==> flow/design.v <==
module flappy_core(
	input clk,
	input resetn,
	input go,
	input stop,
	input jump,
	input [1:0] sw,
	output [7:0] x,
	output [6:0] y,
	output [2:0] colour,
	output [7:0] HEX0,
	output [7:0] HEX1,
	output [7:0] HEX2,
	output [7:0] HEX3,
	output [14:0] LEDR
	);
	 wire [27:0] score;
	 wire [3:0] score_thousands;
	 wire [3:0] score_hundreds;
	 wire [3:0] score_tens;
	 wire [3:0] score_ones;
    wire [1112:0] draw;
    wire [27:0] rate;
	 wire [15:0] counter;
    wire start, move, lose;
    control c(
	.clk(clk),
	.go(go),
	.stop(stop),
   .start(start),
	.resetn(resetn),
	.move(move),
	.lose(lose)
	);
    datapath d(
	.clk(clk),
	.start(start),
	.move(move),
	.jump(jump),
	.rate(rate),
	.resetn(resetn),
	.draw(draw),
	.LEDR(LEDR[14:0]),
	.score(score),
	.lose(lose)
	);
    display d0(
	.floor(draw),
	.clk(clk),
	.resetn(resetn),
	.x(x),
	.y(y),
	.colour(colour),
	.counter(counter)
	);
	difficultySwitch diffSw(
		.sel(sw),
		.rate(rate)
	);
	bcd b0(
		.number(score[13:0]),
		.thousands(score_thousands),
		.hundreds(score_hundreds),
		.tens(score_tens),
		.ones(score_ones)
	);
	hex_display h0(
		.IN(score_ones),
		.OUT(HEX0)
	);
	hex_display h1(
		.IN(score_tens),
		.OUT(HEX1)
	);
	hex_display h2(
		.IN(score_hundreds),
		.OUT(HEX2)
	);
	 hex_display h3(
		.IN(score_thousands),
		.OUT(HEX3)
	);
endmodule
module difficultySwitch(
	input [1:0] sel,
	output reg [27:0] rate
	);
	always @(*) begin
		case(sel)
			2'b00: rate = 28'd150;  
			2'b01: rate = 28'd100;  
			2'b10: rate = 28'd80;   
			2'b11: rate = 28'd1500;  
		endcase
	end
endmodule
module control(
	input clk,
	input go,
	input stop,
	input resetn,
	input lose,
	output reg start,
	output reg move
	);
	reg [5:0] cur, next;
	localparam S_READY = 5'd0,
		  S_READY_WAIT = 5'd1,
		  S_MOVE  = 5'd2,
		  S_STOP  = 5'd3;
	always@(*)
	begin: state_table
		case (cur)
			S_READY: next = go ? S_READY_WAIT : S_READY;
			S_READY_WAIT: next = S_MOVE;
			S_MOVE: next = stop ? S_STOP : (lose ? S_READY : S_MOVE);
			S_STOP: next = S_READY;
			default: next = S_READY;
		endcase
	end
	always @(*)
	begin: enable_signals
		start = 1'b0;
		move = 1'b0;
		case (cur) 
			S_READY: begin 
				start = 1'b1;
			end
			S_MOVE: begin 
				move = 1'b1;
			end
			default: begin
			end
		endcase	
	end
	always@(posedge clk) 
	begin: state_FFs
		if (!resetn)
			cur <= S_READY;
		else 
			cur <= next;
	end
endmodule
module datapath (
    input clk,
    input start,
    input move,
    input jump,
	 input [27:0] rate,	
	input resetn,
	output [14:0] LEDR,
	output reg [27:0] score,
	output reg [1112:0] draw,
	output reg lose
    );
    reg [27:0] count;
	 reg [2:0] count2;
	reg [1112:0] obstacles;
    reg [6:0] height;
	reg [4:0] start_falling;
    reg going_up;
	 parameter gap = 7'b0000000;
	 parameter big_gap = {12{gap}};
    always@(posedge clk) begin
		if (!resetn) begin
			count <= rate;
			count2 <= 2'd3;
        	height <= 7'd40;
			going_up <= 1'b1;
			lose <= 1'b0;
			draw <= 1112'b0;
			obstacles[1105:0] <= {7'd35, big_gap, 7'd40, big_gap, 7'd20, big_gap, 7'd30, big_gap, 7'd45, big_gap, 7'd25, big_gap, 7'd35, big_gap, 7'd10};
			score <= 13'b0;
			start_falling <= 5'b0;
		end
        else if (start) begin
        	count <= rate;
        	height <= 7'd40;
         draw <= 1112'b0;
			obstacles[1105:0] <= {7'd35, big_gap, 7'd40, big_gap, 7'd20, big_gap, 7'd30, big_gap, 7'd45, big_gap, 7'd25, big_gap, 7'd35, big_gap, 7'd10};
			going_up <= 1'b1;
			score <= 13'b0;
			lose <= 1'b0;
			count2 <= 2'd3;
        end
		else begin
            if (count == 28'b0) begin
                count <= rate;
				score = score + 1;
				if (count2 == 1'b0) begin
					draw = draw << 7;
					draw[6:0] = obstacles[1105:1099];
					obstacles[1105:0] = {obstacles[1098:0], obstacles[1105:1099]};
					count2 = 2'd3;
				end else
					count2 = count2 - 1;
				if (height == 7'd0) 
					lose <= 1'b1;
				if (height == 7'd80) 
					lose <= 1'b1;
				if (draw[1105:1099] != 7'b0 && (height < draw[1105:1099] || height > draw[1105:1099] + 7'd24))
					lose <= 1'b1;
				if (jump) begin
					start_falling = 5'b1111;
					going_up = 1'b1;			
					end
				else if (start_falling > 0)
					start_falling = start_falling - 1;
				else 
					going_up = 1'b0;
				if (going_up)
					height = height + 1;
				else
					height = height -1;
				draw[1112:1106] = height;
				end
            else
				count <= count - 1;
        end
    end
    assign LEDR[5:0] = 6'b0;
    assign LEDR[7] = 1'b0;
    assign LEDR[6] = going_up;
    assign LEDR[14:8] = height;
endmodule
module display (
    input [1112:0] floor,
    input clk,
	 input resetn,
    output reg [7:0] x,
    output reg [6:0] y,
    output reg [2:0] colour,
	 output reg [15:0] counter
    );
   reg [7:0] x_init;
   reg [8:0] y_init;
	reg [8:0] runner_count;
	reg [6:0] runner_height;
	reg [1112:0] local_draw;
	reg [7:0] y_pixel;
	reg [7:0] pipe_height;  
	reg [8:0] count;
    always@(posedge clk) begin
		if (!resetn) begin
			x_init <= 8'd2;
			y_init <= 9'd84;		
			counter <= 15'b0;
			local_draw <= floor;
			count <= 8'd0;			
		end
		else begin
			if (counter < 15'd12800) begin
				if (counter < 15'd160) begin
					if (counter < 15'd80) 
						x <= 8'd0;
					else 
						x <= 8'd1;
					runner_count = counter % 80;
					y = y_init - runner_count;
					runner_height = floor[1112:1106];
					if (runner_count == 7'd0)
						colour = 3'b011;
					else if (runner_count < runner_height || runner_count > runner_height + 3)
						colour = 3'b011;
					else 
						colour = 3'b100;
				end 
				else begin
					count = (counter-160) % 320;
					if (count < 80)
						x <= x_init;
					else if (count < 160)
						x <= x_init + 1;
					else if (count < 240)
						x <= x_init + 2;
					else if (count < 320)
						x <= x_init + 3;
					y_pixel = count % 80;
					y <= y_init - y_pixel;
					pipe_height = local_draw[1105:1099];
					if (y_pixel < pipe_height || y_pixel > pipe_height + 7'd24)
						colour = 3'b110;
					else 
						colour = 3'b011;
					if (pipe_height == 7'd0) 
						colour = 3'b011;
					if (count == 15'd319) begin
						x_init <= x_init + 4;
						local_draw <= local_draw << 7;
					end
				end
				counter = counter + 1;
			end
			else begin 
				x_init <= 8'd2;
				y_init <= 9'd84;
				counter <= 15'b0;
				local_draw <= floor;
				count <= 8'd0;
			end
		end
	end
endmodule
module hex_display(IN, OUT);
    input [3:0] IN;
	output reg [7:0] OUT;
	always @(*)
	begin
	case(IN[3:0])
		4'b0000: OUT = 7'b1000000;
		4'b0001: OUT = 7'b1111001;
		4'b0010: OUT = 7'b0100100;
		4'b0011: OUT = 7'b0110000;
		4'b0100: OUT = 7'b0011001;
		4'b0101: OUT = 7'b0010010;
		4'b0110: OUT = 7'b0000010;
		4'b0111: OUT = 7'b1111000;
		4'b1000: OUT = 7'b0000000;
		4'b1001: OUT = 7'b0011000;
		4'b1010: OUT = 7'b0001000;
		4'b1011: OUT = 7'b0000011;
		4'b1100: OUT = 7'b1000110;
		4'b1101: OUT = 7'b0100001;
		4'b1110: OUT = 7'b0000110;
		4'b1111: OUT = 7'b0001110;
		default: OUT = 7'b0111111;
	endcase
	end
endmodule
module bcd(number, thousands, hundreds, tens, ones);
   input  [13:0] number;
   output reg [3:0] thousands;
   output reg [3:0] hundreds;
   output reg [3:0] tens;
   output reg [3:0] ones;
   reg [29:0] shift;
   integer i;
   always @(number)
   begin
      shift[29:14] = 0;
      shift[13:0]  = number;
      for (i=0; i<14; i=i+1) begin
         if (shift[17:14] >= 5)
            shift[17:14] = shift[17:14] + 3;
         if (shift[21:18] >= 5)
            shift[21:18] = shift[21:18] + 3;
         if (shift[25:22] >= 5)
            shift[25:22] = shift[25:22] + 3;
		if (shift[29:26] >= 5)
			shift[29:26] = shift[29:26] + 3;
         shift = shift << 1;
      end
	  thousands = shift[29:26];
      hundreds  = shift[25:22];
      tens      = shift[21:18];
      ones      = shift[17:14];
   end
endmodule
==> flow/run.sh <==
#!/bin/bash
# the make line also repeats each setting of config.mk as NAME=value (left out here)
make -C /OpenROAD-flow-scripts/flow DESIGN_CONFIG=/design/flow/config.mk WORK_HOME=/design/flow/orfs CLKGATE_MAP_FILE= finish
==> flow/config.mk <==
export PLATFORM = sky130hd
export DESIGN_NAME = flappy_core
export DESIGN_NICKNAME = flappy_core
export VERILOG_FILES = /design/flow/design.v
export SDC_FILE = /design/flow/constraint.sdc
export NUM_CORES = 4
export LEC_CHECK = 0
export ABC_AREA = 1
export CAP_MARGIN = 0
export CELL_PAD_IN_SITES_DETAIL_PLACEMENT = 2
export CELL_PAD_IN_SITES_GLOBAL_PLACEMENT = 1
export CORE_ASPECT_RATIO = 0.73
export CORE_MARGIN = 9
export CORE_UTILIZATION = 27
export GPL_ROUTABILITY_DRIVEN = 1
export HOLD_SLACK_MARGIN = 0.3
export MAX_ROUTING_LAYER = met5
export MIN_ROUTING_LAYER = met2
export PLACE_DENSITY_LB_ADDON = 0.23
export SETUP_SLACK_MARGIN = 0.92
export SLEW_MARGIN = 5
export TNS_END_PERCENT = 30
==> flow/constraint.sdc <==
create_clock -name core_clock -period 14.7 [get_ports {clk}]
set_input_delay 2.9400 -clock core_clock [delete_from_list [all_inputs] [get_ports {clk}]]
set_output_delay 2.9400 -clock core_clock [all_outputs]
set_load 0.01 [all_outputs]
==> results of run 1 <==
-- area by class of cell --
cell class / instances / area (um^2) / area share
clock buffers: 559 / 11200 / 0.07295
repair buffers: 325 / 2791 / 0.01818
flip-flops and latches: 3418 / 79680 / 0.5190
clock inverters: 138 / 1400 / 0.009119
well taps: 6519 / 8157 / 0.05313
diodes: 4 / 10.01 / 0.00006520
multi-input cells: 11130 / 48850 / 0.3182
inverters: 371 / 1445 / 0.009413
-- timing repair --
| action | CTS | global route |
|---|---|---|
| setup buffers | 53 | 69 |
| setup endpoints to repair | 28 | 28 |
| pin swaps | 34 | 84 |
| gates resized | 168 | 246 |
-- metrics by stage --
| step | std cells | setup WS (ps) | cell area [um^2] | total power, mW | hold WS [ps] |
|---|---|---|---|---|---|
| 6_report | 22470 | 1331 | 153500 | 20.67 | 422.7 |
| 5_1_grt | 22460 | 621.3 | 153500 | 21.57 | 461.0 |
| 3_5_place_dp | 21640 | 234.2 | 138800 | 11.04 | 410.5 |
| 4_1_cts | 22390 | 914.3 | 152100 | 20.96 | 426.6 |
| 2_1_floorplan | 15930 | 1904 | 132500 | 10.79 | 392.5 |
| 3_3_place_gp | 21640 | 568.8 | 138800 | 11.01 | 403.5 |
-- routing by layer --
metal	GRT usage	vias up	wire (um)
met5	0.004670	-	586
met4	0.02681	10	9491
met3	0.2749	849	143100
met2	0.2225	35380	189600
met1	-	50190	0
li1	-	50170	-
==> reports/summary.json, run 1 <==
{
  "run_status": {"value": "finished clean"},
  "cts_max_path_buffers": {"value": 4},
  "critPathMaxStageDelay": {"value": 350, "unit": "ps"},
  "critPathRequiredTime": {"value": 11760, "unit": "ps"},
  "cts_tree": {"value": "yes"},
  "cellPowerDensity": {"value": 134.6, "unit": "mW/mm^2"},
  "mappedNetlistArea": {"value": 0.1324, "unit": "mm^2"},
  "fmaxAchievable": {"value": 74.80, "unit": "MHz"},
  "setup_tns": {"value": 0, "unit": "ps"},
  "yosysSeqAreaShare": {"value": 0.6016},
  "pwr-share-clk": {"value": 0.476},
  "worstPathArrival": {"value": 10430, "unit": "ps"},
  "clock-skew-final": {"value": 60.46, "unit": "ps"},
  "gp_weighted_congestion": {"value": 0.6828},
  "htreeDepth": {"value": 5},
  "globalRouteTotalUtil": {"value": 0.1908},
  "reg2regPathDepth": {"value": 46},
  "die_width": {"value": 837.7, "unit": "um"},
  "power.ir.vdd_worst": {"value": 0.09186, "unit": "mV"},
  "cp_num_buf_inv": {"value": 24},
  "power.internal": {"value": 15.78, "unit": "mW"},
  "hp-class": {"value": "register to register"},
  "termination_of_the_worst_setup_path": {"value": "HEX1[6]"},
  "core_util_floorplan": {"value": 0.2714},
  "clk-insertion-delay-late": {"value": 1010, "unit": "ps"},
  "r2r_slack": {"value": 6150, "unit": "ps"},
  "vias_per_cell": {"value": 6.081},
  "final_core_util": {"value": 0.3146},
  "netSwitchingPower": {"value": 4.889, "unit": "mW"},
  "worstSetupStartpoint": {"value": "d.score[12]$_SDFFE_PP0P_"},
  "synth_cell_types": {"value": 60},
  "numCtsBuffers": {"value": 374},
  "via_count_of_the_first_global_routing_pass": {"value": 158900},
  "postSynthCellCount": {"value": 15910},
  "nFillCells": {"value": 54880},
  "critPathCaptureType": {"value": "output port"},
  "core-area": {"value": 0.4880, "unit": "mm^2"},
  "period_minus_slack": {"value": 13370, "unit": "ps"},
  "hold_path_end": {"value": "d.count[0]$_SDFF_PP0_"},
  "grt_first_pass_wirelength": {"value": 564500, "unit": "um"},
  "numPortBuffers": {"value": 60},
  "worst_pin_slew": {"value": 1137, "unit": "ps"},
  "hold_path.startpoint": {"value": "d.count[0]$_SDFF_PP0_"},
  "maxCapViolCount": {"value": 0},
  "route.detailed.wl_per_inst": {"value": 15.26, "unit": "um"},
  "clock-root-buffer": {"value": "sky130_fd_sc_hd__clkbuf_16"},
  "critPathKind": {"value": "register to output port"},
  "vias": {"value": 136600},
  "area_growth_syn_to_layout": {"value": 15.92, "unit": "%"},
  "hpwl": {"value": 177300, "unit": "um"},
  "floorplan.die_area": {"value": 0.5164, "unit": "mm^2"},
  "synth.ff_latch_count": {"value": 3418},
  "floorplan.rows": {"value": 219},
  "start_kind": {"value": "register"},
  "crit_top_cell": {"value": "sky130_fd_sc_hd__inv_2"},
  "nets": {"value": 15760},
  "finalHoldViolCount": {"value": 0},
  "pwr-share-comb": {"value": 0.043},
  "die_y": {"value": 616.4, "unit": "um"},
  "asyncSetResetFlopFracSynth": {"value": 0},
  "worst_slew_margin_rel": {"value": 0.2420},
  "powerSeq": {"value": 9.93, "unit": "mW"},
  "report.final.slew_viol_count": {"value": 0},
  "adder_share": {"value": 0.01290},
  "globalRoute.totalOverflow": {"value": 0},
  "hold_path_depth": {"value": 1},
  "path_clk_slew": {"value": 60, "unit": "ps"},
  "top_cells_by_count_synth": {"value": "7949 x sky130_fd_sc_hd__nand2_1, 2294 x sky130_fd_sc_hd__dfxtp_1, 2259 x sky130_fd_sc_hd__a21oi_1, 1124 x sky130_fd_sc_hd__edfxtp_1, 982 x sky130_fd_sc_hd__clkbuf_1"},
  "drc": {"value": 0},
  "grt_start_max_net_pins": {"value": 234},
  "topCellsByArea": {"value": "sky130_fd_sc_hd__dfxtp_1 35%, sky130_fd_sc_hd__edfxtp_1 25%, sky130_fd_sc_hd__nand2_1 23%"},
  "pg_clk": {"value": 9.84, "unit": "mW"},
  "final_min_period_over_clock_period": {"value": 0.9095},
  "antenna_violating_nets_post_route": {"value": 0},
  "cp_top_family": {"value": "buffers and inverters"},
  "boundaryPins": {"value": 72},
  "synth_stat.cells": {"value": 15910},
  "drt-total-wl": {"value": 342700, "unit": "um"},
  "critical_path_cell_count": {"value": 76},
  "logic_family": {"value": "simple AND/OR/NAND/NOR gates"},
  "cts_num_sinks": {"value": 3418},
  "synthDominantCellAreaShare": {"value": 0.3467},
  "synth_area_leader": {"value": "sky130_fd_sc_hd__dfxtp_1"},
  "first_iter_violations": {"value": 9749},
  "synthAoiAreaFrac": {"value": 0.09830},
  "r2r-start": {"value": "d0.counter[5]$_SDFF_PN0_"},
  "cts-hold-fix-buffers": {"value": 0},
  "fraction_of_power_consumed_by_sequential_logic": {"value": 0.481},
  "antenna_found_initial": {"value": 0},
  "critical_path.slowest_cell": {"value": "sky130_fd_sc_hd__dfxtp_2"},
  "most_common_cell": {"value": "sky130_fd_sc_hd__nand2_1"},
  "power_top_consumer": {"value": "sequential cells"},
  "log.warning_count": {"value": 148},
  "unrepaired_setup_endpoints_after_global_routing": {"value": "yes"},
  "edf_count": {"value": 1124},
  "area_share_of_and_or_nand_nor_cells_after_synthesis": {"value": 0.2425},
  "largest_fanout_on_the_critical_path": {"value": 4},
  "ys_sh_mux": {"value": 0.0001512},
  "synth_xor_xnor_area_share": {"value": 0.004988},
  "yosys_area": {"value": 0.1324, "unit": "mm^2"},
  "drtPass1Iterations": {"value": 5},
  "postSynth.topFlopCell": {"value": "sky130_fd_sc_hd__dfxtp_1"},
  "comb_power": {"value": 891, "unit": "uW"},
  "report.final.setup_viol": {"value": 0},
  "switching_part_of_the_total": {"value": 0.2366},
  "synthesis.area_per_instance": {"value": 8.324, "unit": "um^2"},
  "leakagePower": {"value": 55.98, "unit": "nW"},
  "reg2reg_to": {"value": "d0.local_draw[311]$_DFFE_PP_"},
  "synth_warnings": {"value": 6}
}
==> run 2: changes to the inputs <==
Settings changed: ABC_AREA 1 to not set, CAP_MARGIN 0 to 20, CELL_PAD_IN_SITES_DETAIL_PLACEMENT 2 to not set, CELL_PAD_IN_SITES_GLOBAL_PLACEMENT 1 to not set, CORE_ASPECT_RATIO 0.73 to not set, CORE_MARGIN 9 to 2, CORE_UTILIZATION 27 to 65, GPL_ROUTABILITY_DRIVEN 1 to not set, HOLD_SLACK_MARGIN 0.3 to not set, MAX_ROUTING_LAYER met5 to not set, MIN_ROUTING_LAYER met2 to not set, PLACE_DENSITY_LB_ADDON 0.23 to not set, SETUP_SLACK_MARGIN 0.92 to not set, SLEW_MARGIN 5 to 20, TNS_END_PERCENT 30 to not set.
Clock period 14.7 ns to 10.6 ns, I/O delays scaled along.
==> run 2 against run 1 <==
Against the previous run:
- now fails the layout checks on negative setup slack
- largest cell class unchanged
- largest power group unchanged
- synthesized cell count decreased by 0.99%
- non-clock buffer count increased by 246
- die area decreased by 59%
- flip-flop count unchanged
- critical path type unchanged
- worst hold slack got worse by 10 ps
- utilization increased by 42 points
==> reports/summary.json, run 2 <==
{
  "cts_tree": {"value": "yes"},
  "floorplan.rows": {"value": 166},
  "nFillCells": {"value": 15240},
  "synthDominantCellAreaShare": {"value": 0.3438},
  "floorplan.die_area": {"value": 0.2092, "unit": "mm^2"},
  "power.internal": {"value": 20.82, "unit": "mW"},
  "top_cells_by_count_synth": {"value": "7790 x sky130_fd_sc_hd__nand2_1, 2294 x sky130_fd_sc_hd__dfxtp_1, 2251 x sky130_fd_sc_hd__a21oi_1, 1124 x sky130_fd_sc_hd__edfxtp_1, 991 x sky130_fd_sc_hd__clkbuf_1"},
  "clk-insertion-delay-late": {"value": 930, "unit": "ps"},
  "vias_per_cell": {"value": 5.423},
  "finalHoldViolCount": {"value": 0},
  "globalRoute.totalOverflow": {"value": 0},
  "boundaryPins": {"value": 72},
  "antenna_violating_nets_post_route": {"value": 0},
  "gp_weighted_congestion": {"value": 0.8296},
  "drt-total-wl": {"value": 262400, "unit": "um"},
  "report.final.slew_viol_count": {"value": 0},
  "synthAoiAreaFrac": {"value": 0.1034},
  "comb_power": {"value": 472, "unit": "uW"},
  "reg2regPathDepth": {"value": 15},
  "cts-hold-fix-buffers": {"value": 0},
  "drc": {"value": 0},
  "ys_sh_mux": {"value": 0.006922},
  "worst_slew_margin_rel": {"value": 0.1537},
  "final_min_period_over_clock_period": {"value": 1.403},
  "path_clk_slew": {"value": 60, "unit": "ps"},
  "unrepaired_setup_endpoints_after_global_routing": {"value": "yes"},
  "hold_path.startpoint": {"value": "d.obstacles[15]$_SDFFE_PP0P_"},
  "final-comb-area": {"value": 0.05105, "unit": "mm^2"},
  "route.detailed.wl_per_inst": {"value": 14.11, "unit": "um"},
  "synth_stat.cells": {"value": 15750},
  "postSynthCellCount": {"value": 15750},
  "period_minus_slack": {"value": 14880, "unit": "ps"},
  "area_share_of_and_or_nand_nor_cells_after_synthesis": {"value": 0.2388},
  "globalRouteTotalUtil": {"value": 0.2440},
  "first_iter_violations": {"value": 7939},
  "critPathRequiredTime": {"value": 8480, "unit": "ps"},
  "powerSeq": {"value": 13.7, "unit": "mW"},
  "vias": {"value": 100900},
  "synth_area_leader": {"value": "sky130_fd_sc_hd__dfxtp_1"},
  "edf_count": {"value": 1124},
  "core_util_floorplan": {"value": 0.6536},
  "die_width": {"value": 457.3, "unit": "um"},
  "grt_start_max_net_pins": {"value": 250},
  "start_kind": {"value": "register"},
  "mappedNetlistArea": {"value": 0.1336, "unit": "mm^2"},
  "netSwitchingPower": {"value": 5.341, "unit": "mW"},
  "antenna_found_initial": {"value": 4},
  "nets": {"value": 15780},
  "yosysSeqAreaShare": {"value": 0.5965},
  "log.warning_count": {"value": 155},
  "worstSetupStartpoint": {"value": "d.score[12]$_SDFFE_PP0P_"},
  "synthesis.area_per_instance": {"value": 8.479, "unit": "um^2"},
  "r2r_slack": {"value": 3470, "unit": "ps"},
  "most_common_cell": {"value": "sky130_fd_sc_hd__nand2_1"},
  "drtPass1Iterations": {"value": 6},
  "leakagePower": {"value": 55.92, "unit": "nW"},
  "critPathCaptureType": {"value": "output port"},
  "synth.ff_latch_count": {"value": 3418},
  "grt_first_pass_wirelength": {"value": 448100, "unit": "um"},
  "pg_clk": {"value": 11.9, "unit": "mW"},
  "power_top_consumer": {"value": "sequential cells"},
  "synth_xor_xnor_area_share": {"value": 0.008046},
  "clock-root-buffer": {"value": "sky130_fd_sc_hd__clkbuf_16"},
  "pwr-share-comb": {"value": 0.018},
  "switching_part_of_the_total": {"value": 0.2042},
  "cellPowerDensity": {"value": 173.7, "unit": "mW/mm^2"},
  "worstPathArrival": {"value": 12760, "unit": "ps"},
  "numCtsBuffers": {"value": 347},
  "worst_slack": {"value": -4276, "unit": "ps"},
  "cp_num_buf_inv": {"value": 11},
  "totalPowerFinal": {"value": 26.16, "unit": "mW"},
  "yosys_area": {"value": 0.1336, "unit": "mm^2"},
  "critPathKind": {"value": "register to output port"},
  "synth_warnings": {"value": 6},
  "final-seq-area": {"value": 0.07968, "unit": "mm^2"},
  "cts_num_sinks": {"value": 3418},
  "core-area": {"value": 0.2044, "unit": "mm^2"},
  "hold_ws": {"value": 412.5, "unit": "ps"},
  "hp-class": {"value": "register to register"},
  "largest_fanout_on_the_critical_path": {"value": 4},
  "logic_family": {"value": "simple AND/OR/NAND/NOR gates"},
  "asyncSetResetFlopFracSynth": {"value": 0},
  "area_growth_syn_to_layout": {"value": 12.75, "unit": "%"},
  "critical_path_cell_count": {"value": 71},
  "topCellsByArea": {"value": "sky130_fd_sc_hd__dfxtp_1 34%, sky130_fd_sc_hd__edfxtp_1 25%, sky130_fd_sc_hd__nand2_1 22%"},
  "critPathMaxStageDelay": {"value": 540, "unit": "ps"},
  "instances_no_fill": {"value": 18600},
  "cts_max_path_buffers": {"value": 4},
  "die_y": {"value": 457.3, "unit": "um"},
  "worst_pin_slew": {"value": 1269, "unit": "ps"},
  "termination_of_the_worst_setup_path": {"value": "HEX2[3]"},
  "report.final.setup_viol": {"value": 28},
  "numPortBuffers": {"value": 60},
  "critical_path.slowest_cell": {"value": "sky130_fd_sc_hd__or4_4"},
  "adder_share": {"value": 0.01288},
  "htreeDepth": {"value": 5},
  "r2r-start": {"value": "d0.counter[13]$_SDFF_PN0_"},
  "hold_path_depth": {"value": 2},
  "fraction_of_power_consumed_by_sequential_logic": {"value": 0.525},
  "via_count_of_the_first_global_routing_pass": {"value": 98750},
  "maxCapViolCount": {"value": 0},
  "run_status": {"value": "complete, but fails checks"},
  "synth_cell_types": {"value": 116},
  "postSynth.topFlopCell": {"value": "sky130_fd_sc_hd__dfxtp_1"},
  "check-failures": {"value": "negative setup slack"},
  "hold_path_end": {"value": "d.obstacles[22]$_SDFFE_PP0P_"},
  "clock-skew-final": {"value": 65.55, "unit": "ps"},
  "hpwl": {"value": 138300, "unit": "um"},
  "fmaxAchievable": {"value": 67.22, "unit": "MHz"},
  "placed_cells": {"value": 17880},
  "pwr-share-clk": {"value": 0.457},
  "cp_top_family": {"value": "simple AND/OR/NAND/NOR gates"},
  "power.ir.vdd_worst": {"value": 0.1700, "unit": "mV"},
  "crit_top_cell": {"value": "sky130_fd_sc_hd__ha_4"},
  "reg2reg_to": {"value": "d0.local_draw[267]$_DFFE_PP_"}
}
run 2: what timing repair did:
item                                    4_1_cts  5_1_grt
resized                                     263       97
cloned                                        2        0
endpoints found under the setup margin       28       28
buffers inserted                             71       30
pin swaps                                    76       48
run 2: final cells by class:
cell class,count,area share
flip-flops and latches,3418,0.5290
inverters,111,0.002966
clock inverters,104,0.006529
repair buffers,571,0.03233
clock buffers,515,0.06791
well taps,2688,0.02233
multi-input cells,11190,0.3389
diodes,1,0.00001661
run 2: per-layer routing:
| metal | vias to the layer above | global-route usage | share of wire | wire length, um |
|---|---|---|---|---|
| li1 | 50810 | - | - | - |
| met3 | 477 | 0.02927 | 0.035 | 9217 |
| met1 | 47950 | 0.3071 | 0.45 | 116800 |
| met2 | 1636 | 0.4420 | 0.50 | 130700 |
| met4 | 0 | 0.06597 | 0.022 | 5701 |
| met5 | - | 0 | 0 | 0 |
run 2: through the flow:
step	setup TNS [ps]	cell area (um^2)	util	setup WS, ps
finish	-111570	150600	0.7370	-4276
global route	-127810	150600	0.7370	-4882
CTS	-109900	149900	0.7335	-4332
detailed placement	-110360	137500	0.6730	-4169
global placement	-99870	137500	0.6730	-3848
floorplan	-1422930	134100	-	-3735
==> run 3: changes to the inputs <==
Settings changed: ABC_AREA set to 1, CORE_UTILIZATION 65 to 72, CTS_CLUSTER_DIAMETER set to 69, PLACE_DENSITY_LB_ADDON set to 0.06, SETUP_SLACK_MARGIN set to 3.07.
==> run 3 against run 2 <==
Against the previous run:
- still fails the layout checks on negative setup slack
- clock power about the same
- maximum frequency rose by 18%
- area after synthesis is 0.85% lower
- clock skew down 13 ps
- first-iteration DRC count grew 9.1%
- critical endpoint unchanged
==> reports/summary.json, run 3 <==
{
  "run_status": {"value": "complete, but fails checks"},
  "check-failures": {"value": "negative setup slack"},
  "yosys_area": {"value": 0.1324, "unit": "mm^2"},
  "synthAoiAreaFrac": {"value": 0.09830},
  "drt-total-wl": {"value": 271300, "unit": "um"},
  "pg_clk": {"value": 11.6, "unit": "mW"},
  "critical_path_cell_count": {"value": 79},
  "power_top_consumer": {"value": "sequential cells"},
  "nFillCells": {"value": 11610},
  "powerSeq": {"value": 13.8, "unit": "mW"},
  "cellPowerDensity": {"value": 178.8, "unit": "mW/mm^2"},
  "unrepaired_setup_endpoints_after_global_routing": {"value": "yes"},
  "cts_tree": {"value": "yes"},
  "synth_cell_types": {"value": 60},
  "first_iter_violations": {"value": 8665},
  "instances_no_fill": {"value": 18490},
  "die_y": {"value": 432.9, "unit": "um"},
  "reg2reg_to": {"value": "d0.colour[0]$_DFFE_PP_"},
  "synth_xor_xnor_area_share": {"value": 0.004988},
  "yosysSeqAreaShare": {"value": 0.6016},
  "report.final.slew_viol_count": {"value": 0},
  "pwr-share-comb": {"value": 0.044},
  "synth_warnings": {"value": 6},
  "floorplan.rows": {"value": 157},
  "placed_cells": {"value": 17730},
  "numPortBuffers": {"value": 60},
  "cts_num_sinks": {"value": 3418},
  "clock-root-buffer": {"value": "sky130_fd_sc_hd__clkbuf_16"},
  "via_count_of_the_first_global_routing_pass": {"value": 99630},
  "finalHoldViolCount": {"value": 0},
  "postSynth.topFlopCell": {"value": "sky130_fd_sc_hd__dfxtp_1"},
  "ys_sh_mux": {"value": 0.0001512},
  "vias_per_cell": {"value": 5.527},
  "hold_path_depth": {"value": 1},
  "floorplan.die_area": {"value": 0.1874, "unit": "mm^2"},
  "hold_ws": {"value": 425.0, "unit": "ps"},
  "critPathMaxStageDelay": {"value": 320, "unit": "ps"},
  "asyncSetResetFlopFracSynth": {"value": 0},
  "postSynthCellCount": {"value": 15910},
  "final_cell_area": {"value": 0.1486, "unit": "mm^2"},
  "worst_slew_margin_rel": {"value": 0.2029},
  "synth_stat.cells": {"value": 15910},
  "hold_path.startpoint": {"value": "d.count[0]$_SDFF_PP0_"},
  "pwr-share-clk": {"value": 0.437},
  "drtPass1Iterations": {"value": 6},
  "htreeDepth": {"value": 5},
  "final_min_period_over_clock_period": {"value": 1.191},
  "cts-hold-fix-buffers": {"value": 0},
  "synthesis.area_per_instance": {"value": 8.324, "unit": "um^2"},
  "mappedNetlistArea": {"value": 0.1324, "unit": "mm^2"},
  "final-comb-area": {"value": 0.04928, "unit": "mm^2"},
  "antenna_violating_nets_post_route": {"value": 0},
  "power.internal": {"value": 20.83, "unit": "mW"},
  "grt_start_max_net_pins": {"value": 268},
  "termination_of_the_worst_setup_path": {"value": "HEX2[3]"},
  "gp_weighted_congestion": {"value": 0.8481},
  "grt_first_pass_wirelength": {"value": 454800, "unit": "um"},
  "topCellsByArea": {"value": "sky130_fd_sc_hd__dfxtp_1 35%, sky130_fd_sc_hd__edfxtp_1 25%, sky130_fd_sc_hd__nand2_1 23%"},
  "fmaxAchievable": {"value": 79.19, "unit": "MHz"},
  "synth_area_leader": {"value": "sky130_fd_sc_hd__dfxtp_1"},
  "critical_path.slowest_cell": {"value": "sky130_fd_sc_hd__dfxtp_2"},
  "hold_path_end": {"value": "d.count[0]$_SDFF_PP0_"},
  "hp-class": {"value": "register to register"},
  "synthDominantCellAreaShare": {"value": 0.3467},
  "logic_family": {"value": "simple AND/OR/NAND/NOR gates"},
  "worstPathArrival": {"value": 10510, "unit": "ps"},
  "r2r-start": {"value": "d0.counter[5]$_SDFF_PN0_"},
  "nets": {"value": 15910},
  "switching_part_of_the_total": {"value": 0.2161},
  "critPathRequiredTime": {"value": 8480, "unit": "ps"},
  "placed_area": {"value": 0.1351, "unit": "mm^2"},
  "clock-skew-final": {"value": 53.02, "unit": "ps"},
  "cp_top_family": {"value": "adder cells"},
  "edf_count": {"value": 1124},
  "worstSetupStartpoint": {"value": "d.score[12]$_SDFFE_PP0P_"},
  "setup_tns": {"value": -51070, "unit": "ps"},
  "numCtsBuffers": {"value": 338},
  "path_clk_slew": {"value": 60, "unit": "ps"},
  "drc": {"value": 0},
  "cts_max_path_buffers": {"value": 4},
  "worst_slack": {"value": -2027, "unit": "ps"},
  "final_core_util": {"value": 0.8124},
  "antenna_found_initial": {"value": 2},
  "maxCapViolCount": {"value": 0},
  "synth.ff_latch_count": {"value": 3418},
  "reg2regPathDepth": {"value": 57},
  "r2r_slack": {"value": 3820, "unit": "ps"},
  "start_kind": {"value": "register"},
  "period_minus_slack": {"value": 12630, "unit": "ps"},
  "largest_fanout_on_the_critical_path": {"value": 3},
  "adder_share": {"value": 0.01290},
  "globalRouteTotalUtil": {"value": 0.2807},
  "netSwitchingPower": {"value": 5.741, "unit": "mW"},
  "die_width": {"value": 432.9, "unit": "um"},
  "power.ir.vdd_worst": {"value": 0.1568, "unit": "mV"},
  "globalRoute.totalOverflow": {"value": 0},
  "boundaryPins": {"value": 72},
  "worst_pin_slew": {"value": 1196, "unit": "ps"},
  "totalPowerFinal": {"value": 26.57, "unit": "mW"},
  "crit_top_cell": {"value": "sky130_fd_sc_hd__inv_2"},
  "hpwl": {"value": 138400, "unit": "um"},
  "route.detailed.wl_per_inst": {"value": 14.68, "unit": "um"},
  "report.final.setup_viol": {"value": 28},
  "critPathKind": {"value": "register to output port"},
  "area_growth_syn_to_layout": {"value": 12.17, "unit": "%"},
  "area_share_of_and_or_nand_nor_cells_after_synthesis": {"value": 0.2425},
  "top_cells_by_count_synth": {"value": "7949 x sky130_fd_sc_hd__nand2_1, 2294 x sky130_fd_sc_hd__dfxtp_1, 2259 x sky130_fd_sc_hd__a21oi_1, 1124 x sky130_fd_sc_hd__edfxtp_1, 982 x sky130_fd_sc_hd__clkbuf_1"},
  "log.warning_count": {"value": 146},
  "core-area": {"value": 0.1829, "unit": "mm^2"},
  "clk-insertion-delay-late": {"value": 930, "unit": "ps"},
  "final-seq-area": {"value": 0.07968, "unit": "mm^2"},
  "comb_power": {"value": 1.18, "unit": "mW"},
  "leakagePower": {"value": 55.99, "unit": "nW"},
  "pre_cts_ws": {"value": -1677, "unit": "ps"},
  "vias": {"value": 102200},
  "cp_num_buf_inv": {"value": 27},
  "fraction_of_power_consumed_by_sequential_logic": {"value": 0.518},
  "most_common_cell": {"value": "sky130_fd_sc_hd__nand2_1"},
  "critPathCaptureType": {"value": "output port"},
  "core_util_floorplan": {"value": 0.7242}
}
run 3: cell type report:
cell class / count / share of cell area
Antenna cell: 1 / 0.00001684
Clock buffer: 499 / 0.06630
Clock inverter: 98 / 0.006190
Inverter: 371 / 0.009795
Multi-Input combinational cell: 11130 / 0.3317
Sequential cell: 3418 / 0.5363
Tap cell: 2464 / 0.02075
Timing Repair Buffer: 501 / 0.02892
run 3: metal layers:
metal / GRT usage / vias to the layer above / share of wire
met5: 0 / - / 0.00011
met4: 0.07738 / 4 / 0.022
met3: 0.03414 / 526 / 0.045
met2: 0.5058 / 2470 / 0.51
met1: 0.3554 / 48600 / 0.42
li1: - / 50570 / -
run 3: what timing repair did:
item                       in CTS  in global routing
pin swaps                     134                 72
resized                       352                114
setup endpoints to repair      28                290
gates cloned                    0                  2
setup buffers                 121                 35
==> run 4: changes to the inputs <==
Settings changed: CAP_MARGIN 20 to 0, CELL_PAD_IN_SITES_GLOBAL_PLACEMENT set to 1, CORE_ASPECT_RATIO set to 0.73, CORE_MARGIN 2 to 9, CORE_UTILIZATION 72 to 27, CTS_CLUSTER_DIAMETER 69 to not set, GPL_ROUTABILITY_DRIVEN set to 1, HOLD_SLACK_MARGIN set to 0.3, PLACE_DENSITY_LB_ADDON 0.06 to 0.23, SETUP_SLACK_MARGIN 3.07 to 0.92.
Clock period 10.6 ns to 11.8 ns, I/O delays scaled along.
==> run 4 against run 3 <==
Against the previous run:
- the layout still fails its checks (negative setup slack)
- synthesized cell count stayed put
- sequential share of layout area fell by 2.2 points
- design area rose by 4.3%
- global-route usage fell by 17 points
- sequential power down about 10%
- non-clock buffer count is 11 lower
- combinational power decreased by 9%
- flip-flop count is the same
- die area went up to 2.8 times the previous value
- critical endpoint is now HEX3[3]
==> reports/summary.json, run 4 <==
{
  "run_status": {"value": "complete, but fails checks"},
  "check-failures": {"value": "negative setup slack"},
  "largest_fanout_on_the_critical_path": {"value": 3},
  "worstSetupStartpoint": {"value": "d.score[11]$_SDFFE_PP0P_"},
  "topCellsByArea": {"value": "sky130_fd_sc_hd__dfxtp_1 35%, sky130_fd_sc_hd__edfxtp_1 25%, sky130_fd_sc_hd__nand2_1 23%"},
  "hpwl": {"value": 145100, "unit": "um"},
  "clock-skew-final": {"value": 45.28, "unit": "ps"},
  "edf_count": {"value": 1124},
  "asyncSetResetFlopFracSynth": {"value": 0},
  "mappedNetlistArea": {"value": 0.1324, "unit": "mm^2"},
  "critPathCaptureType": {"value": "output port"},
  "reg2reg_to": {"value": "d0.local_draw[213]$_DFFE_PP_"},
  "synthesis.area_per_instance": {"value": 8.324, "unit": "um^2"},
  "numCtsBuffers": {"value": 369},
  "floorplan.rows": {"value": 219},
  "worst_slack": {"value": -732.4, "unit": "ps"},
  "powerSeq": {"value": 12.4, "unit": "mW"},
  "cp_num_buf_inv": {"value": 37},
  "most_common_cell": {"value": "sky130_fd_sc_hd__nand2_1"},
  "area_share_of_and_or_nand_nor_cells_after_synthesis": {"value": 0.2425},
  "core-area": {"value": 0.4880, "unit": "mm^2"},
  "hold_path.startpoint": {"value": "d.count[0]$_SDFF_PP0_"},
  "pg_clk": {"value": 11.8, "unit": "mW"},
  "floorplan.die_area": {"value": 0.5164, "unit": "mm^2"},
  "boundaryPins": {"value": 72},
  "hold_path_depth": {"value": 1},
  "drt-total-wl": {"value": 298300, "unit": "um"},
  "vias_per_cell": {"value": 4.311},
  "nFillCells": {"value": 51930},
  "clk-insertion-delay-late": {"value": 970, "unit": "ps"},
  "critPathRequiredTime": {"value": 9440, "unit": "ps"},
  "drc": {"value": 0},
  "crit_top_cell": {"value": "sky130_fd_sc_hd__buf_4"},
  "gp_weighted_congestion": {"value": 0.7037},
  "area_growth_syn_to_layout": {"value": 17.00, "unit": "%"},
  "synthDominantCellAreaShare": {"value": 0.3467},
  "worst_pin_slew": {"value": 1155, "unit": "ps"},
  "finalHoldViolCount": {"value": 0},
  "worst_slew_margin_rel": {"value": 0.2303},
  "pwr-share-clk": {"value": 0.467},
  "cts_max_path_buffers": {"value": 4},
  "pre_cts_ws": {"value": -689.4, "unit": "ps"},
  "final-seq-area": {"value": 0.07968, "unit": "mm^2"},
  "critPathKind": {"value": "register to output port"},
  "synth_area_leader": {"value": "sky130_fd_sc_hd__dfxtp_1"},
  "yosysSeqAreaShare": {"value": 0.6016},
  "cts_tree": {"value": "yes"},
  "synth_xor_xnor_area_share": {"value": 0.004988},
  "clock-root-buffer": {"value": "sky130_fd_sc_hd__clkbuf_16"},
  "globalRoute.totalOverflow": {"value": 0},
  "synth_cell_types": {"value": 60},
  "core_util_floorplan": {"value": 0.2714},
  "cts_num_sinks": {"value": 3418},
  "fraction_of_power_consumed_by_sequential_logic": {"value": 0.491},
  "hold_path_end": {"value": "d.count[0]$_SDFF_PP0_"},
  "hp-class": {"value": "register to register"},
  "r2r_slack": {"value": 4310, "unit": "ps"},
  "start_kind": {"value": "register"},
  "first_iter_violations": {"value": 5363},
  "power.ir.vdd_worst": {"value": 0.1088, "unit": "mV"},
  "adder_share": {"value": 0.01290},
  "period_minus_slack": {"value": 12530, "unit": "ps"},
  "antenna_violating_nets_post_route": {"value": 0},
  "path_clk_slew": {"value": 70, "unit": "ps"},
  "final_min_period_over_clock_period": {"value": 1.062},
  "power_top_consumer": {"value": "sequential cells"},
  "critPathMaxStageDelay": {"value": 330, "unit": "ps"},
  "log.warning_count": {"value": 220},
  "pwr-share-comb": {"value": 0.042},
  "report.final.setup_viol": {"value": 28},
  "power.internal": {"value": 19.47, "unit": "mW"},
  "critical_path.slowest_cell": {"value": "sky130_fd_sc_hd__dfxtp_2"},
  "grt_start_max_net_pins": {"value": 235},
  "r2r-start": {"value": "d0.counter[5]$_SDFF_PN0_"},
  "globalRouteTotalUtil": {"value": 0.1112},
  "reg2regPathDepth": {"value": 46},
  "fmaxAchievable": {"value": 79.79, "unit": "MHz"},
  "termination_of_the_worst_setup_path": {"value": "HEX3[3]"},
  "netSwitchingPower": {"value": 5.729, "unit": "mW"},
  "htreeDepth": {"value": 5},
  "comb_power": {"value": 1.07, "unit": "mW"},
  "numPortBuffers": {"value": 60},
  "placed_cells": {"value": 21810},
  "maxCapViolCount": {"value": 0},
  "postSynth.topFlopCell": {"value": "sky130_fd_sc_hd__dfxtp_1"},
  "synthAoiAreaFrac": {"value": 0.09830},
  "cellPowerDensity": {"value": 162.6, "unit": "mW/mm^2"},
  "cp_top_family": {"value": "buffers and inverters"},
  "grt_first_pass_wirelength": {"value": 501800, "unit": "um"},
  "yosys_area": {"value": 0.1324, "unit": "mm^2"},
  "final-comb-area": {"value": 0.04911, "unit": "mm^2"},
  "vias": {"value": 97490},
  "top_cells_by_count_synth": {"value": "7949 x sky130_fd_sc_hd__nand2_1, 2294 x sky130_fd_sc_hd__dfxtp_1, 2259 x sky130_fd_sc_hd__a21oi_1, 1124 x sky130_fd_sc_hd__edfxtp_1, 982 x sky130_fd_sc_hd__clkbuf_1"},
  "via_count_of_the_first_global_routing_pass": {"value": 95790},
  "antenna_found_initial": {"value": 6},
  "synth.ff_latch_count": {"value": 3418},
  "route.detailed.wl_per_inst": {"value": 13.19, "unit": "um"},
  "die_y": {"value": 616.4, "unit": "um"},
  "logic_family": {"value": "simple AND/OR/NAND/NOR gates"},
  "drtPass1Iterations": {"value": 5},
  "leakagePower": {"value": 56.68, "unit": "nW"},
  "report.final.slew_viol_count": {"value": 0},
  "synth_stat.cells": {"value": 15910},
  "synth_warnings": {"value": 6},
  "critical_path_cell_count": {"value": 76},
  "cts-hold-fix-buffers": {"value": 0},
  "die_width": {"value": 837.7, "unit": "um"},
  "switching_part_of_the_total": {"value": 0.2273},
  "ys_sh_mux": {"value": 0.0001512},
  "nets": {"value": 15930},
  "postSynthCellCount": {"value": 15910},
  "unrepaired_setup_endpoints_after_global_routing": {"value": "yes"},
  "worstPathArrival": {"value": 10170, "unit": "ps"},
  "instances_no_fill": {"value": 22610}
}
## run 4: area by class of cell
type                            instances  share of cell area
Timing Repair Buffer                  490             0.02815
Multi-Input combinational cell      11130              0.3169
Inverter                              371            0.009367
Clock buffer                          553             0.06986
Sequential cell                      3418              0.5142
Clock inverter                        127            0.008761
Antenna cell                            4          0.00006460
Tap cell                             6519             0.05264
## run 4: stage by stage
step                TNS, ps  instance area, um^2  total power, mW  hold slack, ps  utilization
global placement     -18010               140500            13.72           404.5       0.2878
finish               -16430               155000            25.20           410.4       0.3175
CTS                  -22500               154200            25.75           411.2       0.3160
floorplan                 0               132700            13.43           392.5            -
global route         -37450               154900            26.32           437.2       0.3175
detailed placement   -16470               140500            13.72           402.8       0.2878
## run 4: per-layer routing
layer | wire length, um | part of all wire | vias to the layer above | GRT usage
met4 | 6007 | 0.020 | 0 | 0.02591
met5 | 0 | 0 | - | 0
met1 | 158800 | 0.53 | 45580 | 0.1625
met3 | 9247 | 0.031 | 420 | 0.01638
li1 | - | - | 50790 | -
met2 | 124300 | 0.42 | 697 | 0.1723
## run 4: timing repair
item	4_1_cts	5_1_grt
cloned	0	1
pin swaps	138	103
gates resized	362	114
endpoints found under the setup margin	28	28
setup buffers	91	23
==> run 5: changes to the inputs <==
Settings changed: ABC_AREA 1 to 0, CELL_PAD_IN_SITES_DETAIL_PLACEMENT set to 1, CORE_UTILIZATION 27 to 36, GPL_ROUTABILITY_DRIVEN 1 to 0, GPL_TIMING_DRIVEN set to 0, HOLD_SLACK_MARGIN 0.3 to -0.06, MAX_ROUTING_LAYER set to met5, MIN_ROUTING_LAYER set to met2, SETUP_SLACK_MARGIN 0.92 to 2.88, SLEW_MARGIN 20 to 5, TNS_END_PERCENT set to 45.
Clock period 11.8 ns to 14.7 ns, I/O delays scaled along.
==> run 5 against run 4 <==
Against the previous run:
- still fails the layout checks on negative setup slack
- sequential share of layout area decreased by 0.40 points
- clock skew increased by 9.1 ps
- critical path depth decreased by 4
- design area increased by 0.78%
- worst hold slack improved by 9.5 ps
- via count increased by 46%
- area after synthesis increased by 0.86%
- count of clock-buffer cells in the layout decreased by 24
- routed wire length increased by 18%
- combinational power decreased by about 60%
- cell count decreased by 4.5%
- critical path type unchanged
- largest cell class unchanged
- largest power group unchanged
- highest routed layer is now met5
==> reports/summary.json, run 5 <==
{
  "synthesis.area_per_instance": {"value": 8.479, "unit": "um^2"},
  "synth_stat.cells": {"value": 15750},
  "netSwitchingPower": {"value": 4.428, "unit": "mW"},
  "final_min_period_over_clock_period": {"value": 1.133},
  "edf_count": {"value": 1124},
  "cp_top_family": {"value": "simple AND/OR/NAND/NOR gates"},
  "numPortBuffers": {"value": 60},
  "synth_warnings": {"value": 6},
  "pwr-share-clk": {"value": 0.480},
  "drtPass1Iterations": {"value": 9},
  "drt-total-wl": {"value": 352900, "unit": "um"},
  "worstSetupStartpoint": {"value": "d.score[12]$_SDFFE_PP0P_"},
  "cellPowerDensity": {"value": 127.2, "unit": "mW/mm^2"},
  "cts_num_sinks": {"value": 3418},
  "report.final.slew_viol_count": {"value": 0},
  "worst_pin_slew": {"value": 1275, "unit": "ps"},
  "pre_cts_ws": {"value": -3393, "unit": "ps"},
  "nets": {"value": 16530},
  "met1_length": {"value": 0, "unit": "um"},
  "synthAoiAreaFrac": {"value": 0.1034},
  "critical_path_cell_count": {"value": 72},
  "reg2reg_to": {"value": "d0.local_draw[590]$_DFFE_PP_"},
  "report.final.setup_viol": {"value": 28},
  "critPathRequiredTime": {"value": 11760, "unit": "ps"},
  "fraction_of_power_consumed_by_sequential_logic": {"value": 0.499},
  "totalPowerFinal": {"value": 19.86, "unit": "mW"},
  "synth_cell_types": {"value": 116},
  "die_width": {"value": 731.0, "unit": "um"},
  "cts_max_path_buffers": {"value": 4},
  "hp-class": {"value": "register to register"},
  "yosysSeqAreaShare": {"value": 0.5965},
  "synthDominantCellAreaShare": {"value": 0.3438},
  "worst_slack": {"value": -1956, "unit": "ps"},
  "reg2regPathDepth": {"value": 20},
  "route.detailed.wl_per_inst": {"value": 16.34, "unit": "um"},
  "synth_area_leader": {"value": "sky130_fd_sc_hd__dfxtp_1"},
  "maxCapViolCount": {"value": 0},
  "most_common_cell": {"value": "sky130_fd_sc_hd__nand2_1"},
  "yosys_area": {"value": 0.1336, "unit": "mm^2"},
  "hold_path_end": {"value": "c.cur[0]$_DFF_P_"},
  "fmaxAchievable": {"value": 60.04, "unit": "MHz"},
  "placed_cells": {"value": 20750},
  "postSynthCellCount": {"value": 15750},
  "worst_slew_margin_rel": {"value": 0.1409},
  "period_minus_slack": {"value": 16660, "unit": "ps"},
  "largest_fanout_on_the_critical_path": {"value": 7},
  "power_top_consumer": {"value": "sequential cells"},
  "ys_sh_mux": {"value": 0.006922},
  "r2r_slack": {"value": 7200, "unit": "ps"},
  "log.warning_count": {"value": 82},
  "nFillCells": {"value": 43360},
  "core_util_floorplan": {"value": 0.3628},
  "floorplan.die_area": {"value": 0.3936, "unit": "mm^2"},
  "core-area": {"value": 0.3682, "unit": "mm^2"},
  "termination_of_the_worst_setup_path": {"value": "HEX2[3]"},
  "adder_share": {"value": 0.01288},
  "mappedNetlistArea": {"value": 0.1336, "unit": "mm^2"},
  "clk-insertion-delay-late": {"value": 980, "unit": "ps"},
  "synth.ff_latch_count": {"value": 3418},
  "cp_num_buf_inv": {"value": 15},
  "grt_start_max_net_pins": {"value": 66},
  "hpwl": {"value": 229500, "unit": "um"},
  "globalRouteTotalUtil": {"value": 0.2577},
  "postSynth.topFlopCell": {"value": "sky130_fd_sc_hd__dfxtp_1"},
  "hold_ws": {"value": 419.9, "unit": "ps"},
  "worstPathArrival": {"value": 13720, "unit": "ps"},
  "r2r-start": {"value": "d0.counter[13]$_SDFF_PN0_"},
  "critPathKind": {"value": "register to output port"},
  "switching_part_of_the_total": {"value": 0.2230},
  "first_iter_violations": {"value": 11660},
  "hold_path.startpoint": {"value": "c.cur[3]$_DFF_P_"},
  "start_kind": {"value": "register"},
  "power.ir.vdd_worst": {"value": 0.09315, "unit": "mV"},
  "top_cells_by_count_synth": {"value": "7790 x sky130_fd_sc_hd__nand2_1, 2294 x sky130_fd_sc_hd__dfxtp_1, 2251 x sky130_fd_sc_hd__a21oi_1, 1124 x sky130_fd_sc_hd__edfxtp_1, 991 x sky130_fd_sc_hd__clkbuf_1"},
  "via_count_of_the_first_global_routing_pass": {"value": 165300},
  "globalRoute.totalOverflow": {"value": 0},
  "boundaryPins": {"value": 72},
  "placed_area": {"value": 0.1415, "unit": "mm^2"},
  "clock-skew-final": {"value": 54.34, "unit": "ps"},
  "area_share_of_and_or_nand_nor_cells_after_synthesis": {"value": 0.2388},
  "antenna_found_initial": {"value": 0},
  "pg_clk": {"value": 9.52, "unit": "mW"},
  "highest_layer": {"value": "met5"},
  "wl_met2": {"value": 179600, "unit": "um"},
  "antenna_violating_nets_post_route": {"value": 0},
  "final_cell_area": {"value": 0.1562, "unit": "mm^2"},
  "finalHoldViolCount": {"value": 0},
  "floorplan.rows": {"value": 190},
  "powerSeq": {"value": 9.91, "unit": "mW"},
  "logic_family": {"value": "simple AND/OR/NAND/NOR gates"},
  "check-failures": {"value": "negative setup slack"},
  "grt_first_pass_wirelength": {"value": 573600, "unit": "um"},
  "vias": {"value": 142800},
  "asyncSetResetFlopFracSynth": {"value": 0},
  "synth_xor_xnor_area_share": {"value": 0.008046},
  "drc": {"value": 0},
  "comb_power": {"value": 425, "unit": "uW"},
  "hold_path_depth": {"value": 1},
  "path_clk_slew": {"value": 70, "unit": "ps"},
  "unrepaired_setup_endpoints_after_global_routing": {"value": "yes"},
  "critical_path.slowest_cell": {"value": "sky130_fd_sc_hd__or4_4"},
  "area_growth_syn_to_layout": {"value": 16.91, "unit": "%"},
  "topCellsByArea": {"value": "sky130_fd_sc_hd__dfxtp_1 34%, sky130_fd_sc_hd__edfxtp_1 25%, sky130_fd_sc_hd__nand2_1 22%"},
  "run_status": {"value": "complete, but fails checks"},
  "critPathMaxStageDelay": {"value": 440, "unit": "ps"},
  "instances_no_fill": {"value": 21590},
  "htreeDepth": {"value": 5},
  "die_y": {"value": 538.5, "unit": "um"},
  "pwr-share-comb": {"value": 0.021},
  "met3_length": {"value": 160400, "unit": "um"},
  "power.internal": {"value": 15.43, "unit": "mW"},
  "vias_per_cell": {"value": 6.611},
  "numCtsBuffers": {"value": 351},
  "cts-hold-fix-buffers": {"value": 0},
  "leakagePower": {"value": 56.24, "unit": "nW"},
  "clock-root-buffer": {"value": "sky130_fd_sc_hd__clkbuf_16"},
  "critPathCaptureType": {"value": "output port"},
  "cts_tree": {"value": "yes"},
  "crit_top_cell": {"value": "sky130_fd_sc_hd__ha_4"}
}
## run 5: stage by stage
stage,TNS (ps),util
after floorplan,-7036,-
after global placement,-5646520,0.3824
after detailed placement,-81530,0.3842
after CTS,-35400,0.4230
after global routing,-62340,0.4240
final,-46080,0.4241
## run 5: repair_timing
item                                    4_1_cts  5_1_grt
resized                                     303       49
endpoints found under the setup margin       28       28
pin swaps                                    92       31
hold endpoints to repair                      0        0
gates cloned                                  0        0
setup buffers                               158       20
## run 5: cell type report
cell class	count	area (um^2)	area share
Clock buffer	529	10460	0.06700
Inverter	111	439.2	0.002812
Sequential cell	3418	79680	0.5102
Tap cell	4896	6126	0.03923
Timing Repair Buffer	263	2549	0.01632
Buffer	1049	4134	0.02647
Antenna cell	14	35.03	0.0002243
Multi-Input combinational cell	11190	51120	0.3273
Clock inverter	124	1622	0.01038
## run 5: metal layers
metal | global-route usage | up-vias
met5 | 0.03432 | -
met4 | 0.03480 | 30
met3 | 0.3961 | 1325
met2 | 0.2804 | 37030
met1 | - | 52190
li1 | - | 52180
==> run 6: changes to the inputs <==
Settings changed: ABC_AREA 0 to 1, CAP_MARGIN 0 to 40, CELL_PAD_IN_SITES_DETAIL_PLACEMENT 1 to not set, CELL_PAD_IN_SITES_GLOBAL_PLACEMENT 1 to not set, CORE_ASPECT_RATIO 0.73 to not set, CORE_MARGIN 9 to 2, CORE_UTILIZATION 36 to 72, CTS_CLUSTER_DIAMETER set to 343, CTS_CLUSTER_SIZE set to 15, GPL_ROUTABILITY_DRIVEN 0 to not set, GPL_TIMING_DRIVEN 0 to not set, HOLD_SLACK_MARGIN -0.06 to not set, MAX_ROUTING_LAYER met5 to not set, MIN_ROUTING_LAYER met2 to not set, PLACE_DENSITY_LB_ADDON 0.23 to 0.06, SETUP_SLACK_MARGIN 2.88 to 2.15, SLEW_MARGIN 5 to 20, TNS_END_PERCENT 45 to not set.
Clock period 14.7 ns to 10.7 ns, I/O delays scaled along.
==> run 6 against run 5 <==
Against the previous run:
- routed wire length is 25% lower
- area after synthesis is 0.85% lower
- clock power is 3.5% lower
- largest cell class unchanged
- worst setup slack better by 170 ps
- clock skew is 8.5 ps higher
- design area is 6.3% lower
- combinational power went up to 2.8 times the previous value
- first-iteration DRC count is 24% lower
- sequential share of layout area is 3.4 points higher
- still fails the layout checks on negative setup slack
- highest routed layer is now met4
- critical path depth is 4 higher
- cell count is 15% lower
==> reports/summary.json, run 6 <==
{
  "topCellsByArea": {"value": "sky130_fd_sc_hd__dfxtp_1 35%, sky130_fd_sc_hd__edfxtp_1 25%, sky130_fd_sc_hd__nand2_1 23%"},
  "adder_share": {"value": 0.01290},
  "maxCapViolCount": {"value": 0},
  "critical_path.slowest_cell": {"value": "sky130_fd_sc_hd__dfxtp_2"},
  "worst_slack": {"value": -1787, "unit": "ps"},
  "first_iter_violations": {"value": 8884},
  "mappedNetlistArea": {"value": 0.1324, "unit": "mm^2"},
  "drt-total-wl": {"value": 263600, "unit": "um"},
  "cts_tree": {"value": "yes"},
  "critPathRequiredTime": {"value": 8560, "unit": "ps"},
  "critPathKind": {"value": "register to output port"},
  "postSynthCellCount": {"value": 15910},
  "vias_per_cell": {"value": 5.494},
  "grt_first_pass_wirelength": {"value": 443000, "unit": "um"},
  "top_cells_by_count_synth": {"value": "7949 x sky130_fd_sc_hd__nand2_1, 2294 x sky130_fd_sc_hd__dfxtp_1, 2259 x sky130_fd_sc_hd__a21oi_1, 1124 x sky130_fd_sc_hd__edfxtp_1, 982 x sky130_fd_sc_hd__clkbuf_1"},
  "core-area": {"value": 0.1829, "unit": "mm^2"},
  "hold_path_end": {"value": "d.count[0]$_SDFF_PP0_"},
  "most_common_cell": {"value": "sky130_fd_sc_hd__nand2_1"},
  "edf_count": {"value": 1124},
  "report.final.setup_viol": {"value": 28},
  "crit_top_cell": {"value": "sky130_fd_sc_hd__buf_4"},
  "hpwl": {"value": 139500, "unit": "um"},
  "unrepaired_setup_endpoints_after_global_routing": {"value": "yes"},
  "drtPass1Iterations": {"value": 6},
  "met1_length": {"value": 114100, "unit": "um"},
  "log.warning_count": {"value": 135},
  "grt_start_max_net_pins": {"value": 276},
  "synthesis.area_per_instance": {"value": 8.324, "unit": "um^2"},
  "die_y": {"value": 432.9, "unit": "um"},
  "run_status": {"value": "complete, but fails checks"},
  "highest_layer": {"value": "met4"},
  "cts-hold-fix-buffers": {"value": 0},
  "r2r_slack": {"value": 3490, "unit": "ps"},
  "cellPowerDensity": {"value": 164.0, "unit": "mW/mm^2"},
  "path_clk_slew": {"value": 80, "unit": "ps"},
  "reg2reg_to": {"value": "d0.local_draw[577]$_DFFE_PP_"},
  "instances_no_fill": {"value": 18330},
  "hp-class": {"value": "register to register"},
  "critical_path_cell_count": {"value": 76},
  "reg2regPathDepth": {"value": 46},
  "area_growth_syn_to_layout": {"value": 10.54, "unit": "%"},
  "synth_cell_types": {"value": 60},
  "final_min_period_over_clock_period": {"value": 1.167},
  "floorplan.die_area": {"value": 0.1874, "unit": "mm^2"},
  "worstPathArrival": {"value": 10350, "unit": "ps"},
  "cp_top_family": {"value": "buffers and inverters"},
  "clk-insertion-delay-late": {"value": 940, "unit": "ps"},
  "core_util_floorplan": {"value": 0.7242},
  "leakagePower": {"value": 54.79, "unit": "nW"},
  "r2r-start": {"value": "d0.counter[5]$_SDFF_PN0_"},
  "htreeDepth": {"value": 5},
  "numPortBuffers": {"value": 60},
  "yosys_area": {"value": 0.1324, "unit": "mm^2"},
  "start_kind": {"value": "register"},
  "met3_length": {"value": 11450, "unit": "um"},
  "synth.ff_latch_count": {"value": 3418},
  "synth_warnings": {"value": 6},
  "boundaryPins": {"value": 72},
  "yosysSeqAreaShare": {"value": 0.6016},
  "period_minus_slack": {"value": 12490, "unit": "ps"},
  "logic_family": {"value": "simple AND/OR/NAND/NOR gates"},
  "antenna_found_initial": {"value": 1},
  "critPathMaxStageDelay": {"value": 330, "unit": "ps"},
  "worst_pin_slew": {"value": 1229, "unit": "ps"},
  "largest_fanout_on_the_critical_path": {"value": 4},
  "antenna_violating_nets_post_route": {"value": 0},
  "floorplan.rows": {"value": 157},
  "switching_part_of_the_total": {"value": 0.2189},
  "die_width": {"value": 432.9, "unit": "um"},
  "fmaxAchievable": {"value": 80.09, "unit": "MHz"},
  "nets": {"value": 15870},
  "power.internal": {"value": 18.76, "unit": "mW"},
  "check-failures": {"value": "negative setup slack"},
  "netSwitchingPower": {"value": 5.257, "unit": "mW"},
  "area_share_of_and_or_nand_nor_cells_after_synthesis": {"value": 0.2425},
  "clock-skew-final": {"value": 62.86, "unit": "ps"},
  "globalRoute.totalOverflow": {"value": 0},
  "powerSeq": {"value": 13.6, "unit": "mW"},
  "placed_area": {"value": 0.1357, "unit": "mm^2"},
  "asyncSetResetFlopFracSynth": {"value": 0},
  "synth_stat.cells": {"value": 15910},
  "vias": {"value": 100700},
  "power_top_consumer": {"value": "sequential cells"},
  "cts_max_path_buffers": {"value": 4},
  "gp_weighted_congestion": {"value": 0.8377},
  "synth_xor_xnor_area_share": {"value": 0.004988},
  "cts_num_sinks": {"value": 3418},
  "synthAoiAreaFrac": {"value": 0.09830},
  "hold_path.startpoint": {"value": "d.count[0]$_SDFF_PP0_"},
  "final_cell_area": {"value": 0.1464, "unit": "mm^2"},
  "worstSetupStartpoint": {"value": "d.score[11]$_SDFFE_PP0P_"},
  "fraction_of_power_consumed_by_sequential_logic": {"value": 0.568},
  "synth_area_leader": {"value": "sky130_fd_sc_hd__dfxtp_1"},
  "hold_path_depth": {"value": 1},
  "termination_of_the_worst_setup_path": {"value": "HEX3[5]"},
  "worst_slew_margin_rel": {"value": 0.1808},
  "finalHoldViolCount": {"value": 0},
  "globalRouteTotalUtil": {"value": 0.2729},
  "wl_met2": {"value": 133200, "unit": "um"},
  "power.ir.vdd_worst": {"value": 0.1737, "unit": "mV"},
  "pwr-share-clk": {"value": 0.383},
  "clock-root-buffer": {"value": "sky130_fd_sc_hd__clkbuf_16"},
  "comb_power": {"value": 1.18, "unit": "mW"},
  "drc": {"value": 0},
  "route.detailed.wl_per_inst": {"value": 14.38, "unit": "um"},
  "ys_sh_mux": {"value": 0.0001512},
  "placed_cells": {"value": 17760},
  "pwr-share-comb": {"value": 0.049},
  "cp_num_buf_inv": {"value": 38},
  "pg_clk": {"value": 9.19, "unit": "mW"},
  "postSynth.topFlopCell": {"value": "sky130_fd_sc_hd__dfxtp_1"},
  "numCtsBuffers": {"value": 277},
  "synthDominantCellAreaShare": {"value": 0.3467},
  "nFillCells": {"value": 12080},
  "report.final.slew_viol_count": {"value": 0},
  "via_count_of_the_first_global_routing_pass": {"value": 96860},
  "critPathCaptureType": {"value": "output port"}
}
-- run 6: cell type report --
class | count | area [um^2] | share of cell area
inverter | 371 | 1475 | 0.01008
clock buffer | 415 | 7545 | 0.05153
sequential | 3418 | 79680 | 0.5443
antenna | 1 | 2.502 | 0.00001709
timing repair buffer | 527 | 5059 | 0.03455
tap | 2464 | 3083 | 0.02106
multi-input combinational | 11130 | 49500 | 0.3381
clock inverter | 6 | 52.55 | 0.0003589
-- run 6: timing repair --
item,in CTS,in global routing
pin swaps,92,132
gates resized,293,230
gates cloned,1,0
setup buffers,84,58
setup endpoints to repair,28,28
endpoints found under the hold margin,0,0
-- run 6: routing by layer --
layer,vias up,GRT usage
met5,-,0
met4,0,0.06844
met3,413,0.03417
met2,2031,0.4858
met1,47900,0.3530
li1,50390,-
-- run 6: metrics by stage --
step | hold slack, ps | utilization | power (mW) | setup WS [ps] | setup TNS, ps
final | 427.5 | 0.8005 | 24.02 | -1787 | -44250
after global routing | 450.9 | 0.8005 | 24.81 | -2388 | -60010
after CTS | 426.3 | 0.7905 | 24.15 | -1850 | -46870
after detailed placement | 427.2 | 0.7422 | 15.08 | -1613 | -39800
after global placement | 402.7 | 0.7391 | 15.01 | -1149 | -28670
after floorplan | 392.5 | - | 14.81 | -413.8 | -7580
Power figures rest on the tool's default switching activity, not on a simulated workload.
